Design sin_cos, start of the top module:
module sin_cos #(
	parameter	ASIZE	=	16,
	parameter	DSIZE	= 	16,
	parameter	RNUM	= 	16
)(
	input				clock 	,
	input [ASIZE-1:0]	angle   ,
	output[DSIZE-1:0]	cos		,
	output[DSIZE-1:0]	sin		
);
localparam	RSIZE	= (RNUM > 16)? 16 : RNUM;
localparam		Angle_45		= 45*2**     (1*ASIZE)	/90,			 
				Angle_26		= 26.5651*2**(1*ASIZE)	/90,       
				Angle_14		= 14.0362*2**(1*ASIZE)	/90,       
				Angle_7			= 7.1250*2** (1*ASIZE)	/90,        
				Angle_3			= 3.5763*2** (1*ASIZE)	/90,        
				Angle_1_7899	= 1.7899*2** (1*ASIZE)	/90,        
				Angle_0_8952	= 0.8952*2** (1*ASIZE)	/90,        
				Angle_0_4476	= 0.4476*2** (1*ASIZE)	/90,        
				Angle_0_2238	= 0.2238*2** (1*ASIZE)	/90,        
				Angle_0_1119	= 0.1119*2** (1*ASIZE)	/90,
				Angle_0_0560	= 0.0560*2** (1*ASIZE)	/90,
				Angle_0_0280	= 0.0280*2** (1*ASIZE)	/90,    	
                Angle_0_0140    = 0.0140*2** (1*ASIZE)	/90,
                Angle_0_0070    = 0.0070*2** (1*ASIZE)	/90,
                Angle_0_0035    = 0.0035*2** (1*ASIZE)	/90,
                Angle_0_0017    = 0.0017*2** (1*ASIZE)	/90,
                Angle_0_0009    = 0.0009*2** (1*ASIZE)	/90;
wire [ASIZE-1:0]	ANGLE [16:0];
assign	ANGLE [ 0]	= Angle_45				;    
assign	ANGLE [ 1]	= Angle_26	            ;
assign	ANGLE [ 2]	= Angle_14	            ;
assign	ANGLE [ 3]	= Angle_7		        ;
assign	ANGLE [ 4]	= Angle_3		        ;
assign	ANGLE [ 5]	= Angle_1_7899          ;
assign	ANGLE [ 6]	= Angle_0_8952          ;
assign	ANGLE [ 7]	= Angle_0_4476          ;
  ...
clock: 5.7 ns
lec_check: 0
cap_margin: 20
core_margin: 2
core_utilization: 72
cts_cluster_diameter: 170
place_density_lb_addon: 0.01
setup_slack_margin: 1.69
slew_margin: 20
run.sh (not shown) runs the stock make flow with config.mk's settings and CLKGATE_MAP_FILE=.
The baseline finished but fails on negative setup slack.
==> next run, changes <==
--- a/flow/config.mk
+++ b/flow/config.mk
@@ -10,4 +10,2 @@
-export CORE_UTILIZATION = 72
-export CTS_CLUSTER_DIAMETER = 170
-export PLACE_DENSITY_LB_ADDON = 0.01
-export SETUP_SLACK_MARGIN = 1.69
+export CORE_UTILIZATION = 66
+export SETUP_SLACK_MARGIN = 1.39
==> flow/constraint.sdc (replaced) <==
create_clock -name core_clock -period 5.63 [get_ports {clock}]
set_input_delay 1.1260 -clock core_clock [delete_from_list [all_inputs] [get_ports {clock}]]
set_output_delay 1.1260 -clock core_clock [all_outputs]
set_load 0.01 [all_outputs]
Effect: The changed run reached the layout checks and failed them: negative setup slack. Register-to-register slack improves by 0.02 ns. Setup slack gains 0.022 ns. Clock skew fell by 0.0039 ns. Cell area grows by 0.69%. Non-clock buffer count climbs by 35. Core utilization came out lower by 6.9 points. Cell count went up by 2.2%. Die area climbs by 9.0%. First-iteration DRC count decreases by 18%. Clock-buffer cell count goes up by 4.
==> next run, changes <==
--- a/flow/config.mk
+++ b/flow/config.mk
@@ -10 +10,3 @@
-export CORE_UTILIZATION = 66
+export CORE_UTILIZATION = 72
+export CTS_CLUSTER_SIZE = 74
+export PLACE_DENSITY_LB_ADDON = 0.0
The new run completed and failed the layout checks on negative setup slack.
Non-clock buffer count fell by 13.
Clock skew is higher by 0.019 ns.
Worst setup slack is worse by 0.23 ns.
Cell area fell by 0.73%.
Global-route usage rises by 3.7 points.
Routed wire length grows by 5.4%.
Worst hold slack got worse by 0.034 ns.
Via count climbs by 3.2%.
==> next run, changes <==
--- a/flow/config.mk
+++ b/flow/config.mk
@@ -10,4 +10 @@
-export CORE_UTILIZATION = 72
-export CTS_CLUSTER_SIZE = 74
-export PLACE_DENSITY_LB_ADDON = 0.0
-export SETUP_SLACK_MARGIN = 1.39
+export CORE_UTILIZATION = 40
==> flow/constraint.sdc (replaced) <==
create_clock -name core_clock -period 3.76 [get_ports {clock}]
set_input_delay 0.7520 -clock core_clock [delete_from_list [all_inputs] [get_ports {clock}]]
set_output_delay 0.7520 -clock core_clock [all_outputs]
set_load 0.01 [all_outputs]
Result: The changed run finished but failed the layout checks on negative setup slack. Cell count rises by 16%. Final area rose by 5.6%. Area after synthesis is unchanged. Maximum frequency went up by 4.2%. Core utilization is lower by 35 points. Clock-buffer cell count grows by 5. Worst setup slack degrades by 1.6 ns. Die size grows by 79%. Wire length drops by 5.0%. Flip-flop count stays the same.
==> next run, changes <==
--- a/flow/config.mk
+++ b/flow/config.mk
@@ -10 +10,2 @@
-export CORE_UTILIZATION = 40
+export CORE_UTILIZATION = 72
+export PLACE_DENSITY = 0.38
==> flow/constraint.sdc (replaced) <==
create_clock -name core_clock -period 4.83 [get_ports {clock}]
set_input_delay 0.9660 -clock core_clock [delete_from_list [all_inputs] [get_ports {clock}]]
set_output_delay 0.9660 -clock core_clock [all_outputs]
set_load 0.01 [all_outputs]
The changed run completed and failed the layout checks on negative setup slack; hold slack gets worse by 0.028 ns; non-clock buffer count goes down by 122; utilization is higher by 37 points; flip-flop count stays the same; critical path depth does not change.

Starting RTL as in the previous note.
==> flow/config.mk <==
export PLATFORM = sky130hd
export DESIGN_NAME = sin_cos
export DESIGN_NICKNAME = sin_cos
export VERILOG_FILES = /design/flow/design.v
export SDC_FILE = /design/flow/constraint.sdc
export NUM_CORES = 4
export LEC_CHECK = 0
export CAP_MARGIN = 20
export CORE_MARGIN = 2
export CORE_UTILIZATION = 62
export SLEW_MARGIN = 20
==> flow/constraint.sdc <==
create_clock -name core_clock -period 5.83 [get_ports {clock}]
set_input_delay 1.1660 -clock core_clock [delete_from_list [all_inputs] [get_ports {clock}]]
set_output_delay 1.1660 -clock core_clock [all_outputs]
set_load 0.01 [all_outputs]
The baseline ran to the end with violations: setup timing.
Next try:
--- a/flow/config.mk
+++ b/flow/config.mk
@@ -7,5 +7,8 @@
 export LEC_CHECK = 0
+export ABC_AREA = 1
 export CAP_MARGIN = 20
 export CORE_MARGIN = 2
-export CORE_UTILIZATION = 62
+export CORE_UTILIZATION = 72
+export CTS_CLUSTER_SIZE = 91
+export PLACE_DENSITY_LB_ADDON = 0.28
 export SLEW_MARGIN = 20
==> flow/constraint.sdc (replaced) <==
create_clock -name core_clock -period 5.07 [get_ports {clock}]
set_input_delay 1.0140 -clock core_clock [delete_from_list [all_inputs] [get_ports {clock}]]
set_output_delay 1.0140 -clock core_clock [all_outputs]
set_load 0.01 [all_outputs]
The new run finished but failed the layout checks on setup timing. Die area falls by a few percent. Via count increases by well over a third. Synthesized area rose by roughly a tenth. Wire length rose by well over a third. Register-to-register slack degrades by 0.32 ns. Core utilization increases by 15 points.
Next try:
--- a/flow/config.mk
+++ b/flow/config.mk
@@ -7,3 +7,2 @@
 export LEC_CHECK = 0
-export ABC_AREA = 1
 export CAP_MARGIN = 20
@@ -11,4 +10,5 @@
 export CORE_UTILIZATION = 72
-export CTS_CLUSTER_SIZE = 91
-export PLACE_DENSITY_LB_ADDON = 0.28
+export CTS_CLUSTER_SIZE = 74
+export PLACE_DENSITY_LB_ADDON = 0.0
+export SETUP_SLACK_MARGIN = 1.63
 export SLEW_MARGIN = 20
==> flow/constraint.sdc (replaced) <==
create_clock -name core_clock -period 5.63 [get_ports {clock}]
set_input_delay 1.1260 -clock core_clock [delete_from_list [all_inputs] [get_ports {clock}]]
set_output_delay 1.1260 -clock core_clock [all_outputs]
set_load 0.01 [all_outputs]
Result: The new run ran to the end with violations: setup timing; cell area decreases by 12%; fmax decreases by 9.9%; non-clock buffer count decreases by 208; setup slack got worse by 0.072 ns; flip-flop count stays the same; synthesized area decreases by 8.6%.
Next try:
--- a/flow/config.mk
+++ b/flow/config.mk
@@ -9,6 +9,4 @@
 export CORE_MARGIN = 2
-export CORE_UTILIZATION = 72
-export CTS_CLUSTER_SIZE = 74
-export PLACE_DENSITY_LB_ADDON = 0.0
-export SETUP_SLACK_MARGIN = 1.63
+export CORE_UTILIZATION = 64
+export SETUP_SLACK_MARGIN = -0.33
 export SLEW_MARGIN = 20
==> flow/constraint.sdc (replaced) <==
create_clock -name core_clock -period 4.94 [get_ports {clock}]
set_input_delay 0.9880 -clock core_clock [delete_from_list [all_inputs] [get_ports {clock}]]
set_output_delay 0.9880 -clock core_clock [all_outputs]
set_load 0.01 [all_outputs]
After rerunning: The new run reached the layout checks and failed them: setup timing. Cell area rose by 1.8%. Die size rose by 12%. Cell count rose by 4.4%. Setup slack gets worse by 0.42 ns. Count of clock-buffer cells in the layout rose by 8.

Starting RTL as in the previous note.
==> flow/config.mk <==
export PLATFORM = sky130hd
export DESIGN_NAME = sin_cos
export DESIGN_NICKNAME = sin_cos
export VERILOG_FILES = /design/flow/design.v
export SDC_FILE = /design/flow/constraint.sdc
export NUM_CORES = 4
export LEC_CHECK = 0
export ABC_AREA = 1
export CAP_MARGIN = 20
export CORE_ASPECT_RATIO = 0.75
export CORE_MARGIN = 2
export CORE_UTILIZATION = 40
export CTS_CLUSTER_DIAMETER = 27
export GPL_ROUTABILITY_DRIVEN = 0
export SLEW_MARGIN = 40
==> flow/constraint.sdc <==
create_clock -name core_clock -period 6.5 [get_ports {clock}]
set_input_delay 1.3000 -clock core_clock [delete_from_list [all_inputs] [get_ports {clock}]]
set_output_delay 1.3000 -clock core_clock [all_outputs]
set_load 0.01 [all_outputs]
Next try:
CORE_ASPECT_RATIO = 0.54   (was 0.75)
CORE_UTILIZATION = 71   (was 40)
CTS_CLUSTER_DIAMETER = unset   (was 27)
CTS_CLUSTER_SIZE = 91   (was unset)
GPL_ROUTABILITY_DRIVEN = unset   (was 0)
SETUP_SLACK_MARGIN = 1.27   (was unset)
SLEW_MARGIN = 20   (was 40)
clock period = 5.07 ns   (was 6.5 ns; I/O delays follow)
After rerunning: Now the flow aborted during global routing on GRT-0232; synthesized area does not change; synthesized cell count does not change; die area shrinks by 43%.
Next try:
CORE_ASPECT_RATIO = unset   (was 0.54)
SETUP_SLACK_MARGIN = unset   (was 1.27)
The changed run ran to the end with violations: setup timing.
Die size hardly moves.
Synthesized area is unchanged.
Synthesized cell count stays the same.
Next try:
ABC_AREA = unset   (was 1)
CORE_UTILIZATION = 64   (was 71)
CTS_CLUSTER_SIZE = 96   (was 91)
PLACE_DENSITY = 0.35   (was unset)
clock period = 3.52 ns   (was 5.07 ns; I/O delays follow)
After rerunning: The new run reached the layout checks and failed them: setup timing; wire length goes down by 24%; area after synthesis goes down by 8.6%; first-iteration DRC count goes down by about 56%; final cell count goes down by about 19%.
Next try:
ABC_AREA = 1   (was unset)
CORE_UTILIZATION = 70   (was 64)
CTS_CLUSTER_SIZE = unset   (was 96)
PLACE_DENSITY = unset   (was 0.35)
SETUP_SLACK_MARGIN = 1.14   (was unset)
clock period = 6.55 ns   (was 3.52 ns; I/O delays follow)
=> Now the flow produced a clean layout; die area stays flat; clock skew grows by 13 ps; final cell count rose by 19%.

Setup of red:
sin_cos again, from the RTL that the note above started with.
==> flow/config.mk <==
export PLATFORM = sky130hd
export DESIGN_NAME = sin_cos
export DESIGN_NICKNAME = sin_cos
export VERILOG_FILES = /design/flow/design.v
export SDC_FILE = /design/flow/constraint.sdc
export NUM_CORES = 4
export LEC_CHECK = 0
export ABC_AREA = 0
export CAP_MARGIN = 20
export CORE_MARGIN = 2
export CORE_UTILIZATION = 72
export CTS_CLUSTER_DIAMETER = 211
export PLACE_DENSITY_LB_ADDON = 0.05
export SETUP_SLACK_MARGIN = -0.42
export SLEW_MARGIN = 5
export TNS_END_PERCENT = 5
==> flow/constraint.sdc <==
create_clock -name core_clock -period 4.52 [get_ports {clock}]
set_input_delay 0.9040 -clock core_clock [delete_from_list [all_inputs] [get_ports {clock}]]
set_output_delay 0.9040 -clock core_clock [all_outputs]
set_load 0.01 [all_outputs]
What the final checks of red revealed, after a flow that finished every stage, was a layout that fails on setup timing.
Here is what was changed in the inputs of blue compared with red.
- clearing CTS_CLUSTER_DIAMETER, which used to be 211
- swapping 72 for 40 in CORE_UTILIZATION
- clearing SETUP_SLACK_MARGIN, which used to be -0.42
- swapping 5 for 20 in SLEW_MARGIN
- clearing TNS_END_PERCENT, which used to be 5
- clearing ABC_AREA, which used to be 0
- clearing PLACE_DENSITY_LB_ADDON, which used to be 0.05
- swapping 4.52 for 6.3 in the clock period (ns, I/O delays scaled along)
## What came out
- Both conditions hold for blue: the flow ran to the end and the final layout passed the timing, DRC and antenna checks.
- Relative to red, the cell area after layout of blue is lower by about 3.5%.
- From red to blue the numbers moved as follows: fmax increased about 0.35%, time the final worst path needs with I/O delays and setup fell by 0.021 ns, horizontal die dimension went up.

sin_cos again, from the RTL that the note above started with.
Settings: LEC_CHECK=0, ABC_AREA=1, CAP_MARGIN=35, CORE_MARGIN=2, CORE_UTILIZATION=72, CTS_CLUSTER_DIAMETER=103, CTS_CLUSTER_SIZE=40, SETUP_SLACK_MARGIN=-0.33, SLEW_MARGIN=20; clock period 4.26 ns.
The first run failed in global routing (5_1_grt) with ODB-0269.
Rerun with:
ABC_AREA = default   (was 1)
CAP_MARGIN = 20   (was 35)
CTS_CLUSTER_DIAMETER = 211   (was 103)
CTS_CLUSTER_SIZE = default   (was 40)
SETUP_SLACK_MARGIN = 0.43   (was -0.33)
clock period = 5.55 ns   (was 4.26 ns; I/O delays follow)
The new run ran to the end with violations: negative setup slack.
Die size decreases by a little under a tenth.
Area after synthesis decreases by a little under a tenth.
Synthesized cell count decreases by a quarter to a third.

Starting RTL as in the previous note.
## sin_cos
module sin_cos #(
	parameter	ASIZE	=	16,
	parameter	DSIZE	= 	16,
	parameter	RNUM	= 	16
)(
	input				clock 	,
	input [ASIZE-1:0]	angle   ,
	output[DSIZE-1:0]	cos		,
	output[DSIZE-1:0]	sin		
);
Settings: LEC_CHECK=0, CAP_MARGIN=5, CELL_PAD_IN_SITES_DETAIL_PLACEMENT=1, CORE_MARGIN=9, CORE_UTILIZATION=54, CTS_CLUSTER_SIZE=38, GPL_ROUTABILITY_DRIVEN=0, GPL_TIMING_DRIVEN=0, SLEW_MARGIN=40, TNS_END_PERCENT=50; clock period 8.55 ns.
The starting point completed with no timing, DRC or antenna violations.
Next try:
CAP_MARGIN = 35   (was 5)
CELL_PAD_IN_SITES_DETAIL_PLACEMENT = not set   (was 1)
CORE_MARGIN = 2   (was 9)
CORE_UTILIZATION = 72   (was 54)
CTS_CLUSTER_DIAMETER = 103   (was not set)
CTS_CLUSTER_SIZE = not set   (was 38)
GPL_ROUTABILITY_DRIVEN = not set   (was 0)
GPL_TIMING_DRIVEN = not set   (was 0)
SETUP_SLACK_MARGIN = -0.33   (was not set)
SLEW_MARGIN = 20   (was 40)
TNS_END_PERCENT = not set   (was 50)
clock period = 4.94 ns   (was 8.55 ns; I/O delays follow)
Outcome: With this change the flow reached the layout checks and failed them: negative setup slack; fmax came out higher by 34%; hold slack is worse by 0.034 ns; non-clock buffer count came out higher by 626; final cell count came out higher by about 1.1%; final area came out higher by about 9%.
Next try:
ABC_AREA = 1   (was not set)
CTS_CLUSTER_SIZE = 75   (was not set)
clock period = 4.26 ns   (was 4.94 ns; I/O delays follow)
After rerunning: This time the run died in 5_1_grt, error ODB-0269. Die area rises by roughly a tenth. Area after synthesis rises by roughly a tenth. Synthesized cell count rises by a quarter to a third.

rev 12:
sin_cos again, from the RTL that the note above started with.
## sin_cos
module sin_cos #(
	parameter	ASIZE	=	16,
	parameter	DSIZE	= 	16,
	parameter	RNUM	= 	16
)(
	input				clock 	,
	input [ASIZE-1:0]	angle   ,
	output[DSIZE-1:0]	cos		,
	output[DSIZE-1:0]	sin		
);
localparam	RSIZE	= (RNUM > 16)? 16 : RNUM;
localparam		Angle_45		= 45*2**     (1*ASIZE)	/90,			 
				Angle_26		= 26.5651*2**(1*ASIZE)	/90,       
				Angle_14		= 14.0362*2**(1*ASIZE)	/90,       
				Angle_7			= 7.1250*2** (1*ASIZE)	/90,        
				Angle_3			= 3.5763*2** (1*ASIZE)	/90,        
				Angle_1_7899	= 1.7899*2** (1*ASIZE)	/90,        
				Angle_0_8952	= 0.8952*2** (1*ASIZE)	/90,        
				Angle_0_4476	= 0.4476*2** (1*ASIZE)	/90,        
				Angle_0_2238	= 0.2238*2** (1*ASIZE)	/90,        
				Angle_0_1119	= 0.1119*2** (1*ASIZE)	/90,
				Angle_0_0560	= 0.0560*2** (1*ASIZE)	/90,
				Angle_0_0280	= 0.0280*2** (1*ASIZE)	/90,    	
                Angle_0_0140    = 0.0140*2** (1*ASIZE)	/90,
                Angle_0_0070    = 0.0070*2** (1*ASIZE)	/90,
                Angle_0_0035    = 0.0035*2** (1*ASIZE)	/90,
                Angle_0_0017    = 0.0017*2** (1*ASIZE)	/90,
                Angle_0_0009    = 0.0009*2** (1*ASIZE)	/90;
wire [ASIZE-1:0]	ANGLE [16:0];
assign	ANGLE [ 0]	= Angle_45				;    
assign	ANGLE [ 1]	= Angle_26	            ;
assign	ANGLE [ 2]	= Angle_14	            ;
assign	ANGLE [ 3]	= Angle_7		        ;
  ...
export LEC_CHECK = 0
export CAP_MARGIN = 20
export CORE_ASPECT_RATIO = 0.92
export CORE_MARGIN = 2
export CORE_UTILIZATION = 72
export CTS_CLUSTER_DIAMETER = 170
export MAX_ROUTING_LAYER = met4
export PLACE_DENSITY_LB_ADDON = 0.01
export SETUP_SLACK_MARGIN = 1.69
export SLEW_MARGIN = 0
create_clock -name core_clock -period 5.7 [get_ports {clock}]
Rev 12 completed end to end; final checks failed (setup timing).
Modified inputs, rev 13 compared to rev 12
Settings: SETUP_SLACK_MARGIN: 1.69 -> -0.34; CTS_CLUSTER_DIAMETER: 170 -> 106; SLEW_MARGIN: 0 -> 20; CAP_MARGIN: 20 -> 40; ABC_AREA: unset -> 1; CORE_ASPECT_RATIO: 0.92 -> unset; MAX_ROUTING_LAYER: met4 -> unset; the clock period (ns, I/O delays scaled along): 5.7 -> 5.54.
## What came out
- Rev 13: complete, dirty (setup timing)
- Relative to rev 12, the setup slack of rev 13 is higher by 0.39 ns.
- Comparing rev 12 and rev 13, the lower register-to-register slack was measured on rev 12.
- Looking at synthesized area, rev 13 sits 9.4% above rev 12.
- When the final numbers for rev 12 and rev 13 were put side by side, the total length of routed wires turned out to be smaller in rev 12.
- Highest cell delay on the worst timing path ends up lower on rev 13.
- As far as final number of hold-violating endpoints goes, rev 13 and rev 12 are indistinguishable; the numbers are identical.
